// SystolicCore
module SystolicCore(
	input clk,
	input rst,
	input start,
	input mode_conv_mm,
	input isac,
	input isrelu,
	input isbn,
	input [22:0] dfsm_config,
	input all_data_rdy,
	input pe_config_1_1,
	input pe_config_1_2,
	input pe_config_1_3,
	input pe_config_2_1,
	input pe_config_2_2,
	input pe_config_2_3,
	input [7:0] data_horz_1_1,
	input [7:0] data_horz_1_2,
	input [7:0] data_horz_1_3,
	input [7:0] data_horz_2_1,
	input [7:0] data_horz_2_2,
	input [7:0] data_horz_2_3,
	input [7:0] data_obli_1,
	input [7:0] data_obli_2,
	input [7:0] data_obli_3,
	input [7:0] data_obli_4,
	input [7:0] data_obli_5,
	input [7:0] data_obli_6,
	input [15:0] data_bn_1,
	input [15:0] data_bn_2,
	input data_bn_en,
	output data_preread,
	output [7:0] dout_1_1,
	output [7:0] dout_1_2,
	output [7:0] dout_1_3,
	output [7:0] dout_1_4,
	output [7:0] dout_2_1,
	output [7:0] dout_2_2,
	output [7:0] dout_2_3,
	output [7:0] dout_2_4,
	output dout_en_1_1,
	output dout_en_1_2,
	output dout_en_1_3,
	output dout_en_1_4,
	output dout_en_2_1,
	output dout_en_2_2,
	output dout_en_2_3,
	output dout_en_2_4
);
	parameter nCols = 4;
	parameter nRows = 3;
	parameter iWidth = 8;
	parameter oWidth = 8;
	parameter DFSM_MAX_nPERIOD = 512;
	parameter DFSM_MAX_nLMAC = 3072;
	parameter DFSM_MAX_nSHFT = 3;
	logic A_1, A_2, A_3, A_4;
	logic B_1, B_2, B_3, B_4;
	logic C_1, C_2, C_3, C_4;
	logic D_1, D_2, D_3, D_4;
	logic E_1, E_2, E_3, E_4;
	logic F_1, F_2, F_3, F_4;
	logic G_1, G_2, G_3, G_4;
	logic H_1, H_2, H_3, H_4;
	logic dfsm_data_en_1, dfsm_data_en_2, dfsm_data_en_3, dfsm_data_en_4;
	logic start_bypass_1, start_bypass_2, start_bypass_3, start_bypass_4;
	logic array_data_en;
	always@(posedge clk) begin
		if (~rst) begin
			array_data_en <= 0;
		end
		else begin
			array_data_en <= data_preread;
		end
	end
  ...
==> flow/config.mk <==
export PLATFORM = sky130hd
export DESIGN_NAME = SystolicCore
export DESIGN_NICKNAME = SystolicCore
export VERILOG_FILES = /design/flow/design.v
export SDC_FILE = /design/flow/constraint.sdc
export NUM_CORES = 4
export LEC_CHECK = 0
export ABC_AREA = 1
export CAP_MARGIN = 20
export CORE_MARGIN = 2
export CORE_UTILIZATION = 72
export CTS_CLUSTER_SIZE = 50
export PLACE_DENSITY = 0.78
export SETUP_SLACK_MARGIN = 0.2
export SLEW_MARGIN = 20
==> flow/constraint.sdc <==
create_clock -name core_clock -period 6.97 [get_ports {clk}]
set_input_delay 1.3940 -clock core_clock [delete_from_list [all_inputs] [get_ports {clk}]]
set_output_delay 1.3940 -clock core_clock [all_outputs]
set_load 0.01 [all_outputs]
run.sh (not shown) runs the stock make flow with config.mk's settings and CLKGATE_MAP_FILE=.
The starting point finished but fails on negative setup slack.
Rerun with:
- ABC_AREA: 1 -> not set
- CTS_CLUSTER_SIZE: 50 -> not set
- PLACE_DENSITY: 0.78 -> 0.64
- SETUP_SLACK_MARGIN: 0.2 -> not set
- clock period: 6.97 -> 7.93 ns (I/O delays scaled with it)
=> The changed run produced a layout that fails on negative setup slack; die area drops by 7.3%; area after synthesis falls by 7.4%; via count is lower by 23%; setup slack improved by 1.1 ns; sequential share of layout area is higher by 2.9 points.
Rerun with:
- ABC_AREA: not set -> 1
- CTS_CLUSTER_SIZE: not set -> 77
- clock period: 7.93 -> 6.66 ns (I/O delays scaled with it)
The new run completed and failed the layout checks on negative setup slack.
Die size rises by 7.9%.
Sequential share of layout area falls by 2.8 points.
Worst setup slack got worse by 0.62 ns.
Clock-buffer cell count falls by 5.
Core utilization rises by 3.0 points.
Power rises by 21%.
Routed wire length rises by 24%.
Global-route usage rises by 3.9 points.
Rerun with:
- CORE_UTILIZATION: 72 -> 59
- CTS_CLUSTER_SIZE: 77 -> not set
- PLACE_DENSITY: 0.64 -> 0.37
- clock period: 6.66 -> 5.74 ns (I/O delays scaled with it)
The new run completed and failed the layout checks on negative setup slack.
Final area came out higher by 3.0%.
Global-route usage came out lower by 8.9 points.
Routed wire length fell by 6.7%.
Combinational power increases by 21%.
Flip-flop count stays the same.
Sequential power climbs by about 20%.
Synthesized cell count does not change.
Rerun with:
- ABC_AREA: 1 -> not set
- CORE_UTILIZATION: 59 -> 70
- PLACE_DENSITY: 0.37 -> 0.6
- clock period: 5.74 -> 9.83 ns (I/O delays scaled with it)
What happened:
- The changed run completed and failed the layout checks on negative setup slack
- power went down by well over a third
- wire length went down by about a fifth
- cell count went down by a quarter to a third
- hold slack improved by 0.0062 ns
- non-clock buffer count went down by 806
No activity file was given, so power comes from the tool's default toggle rates.
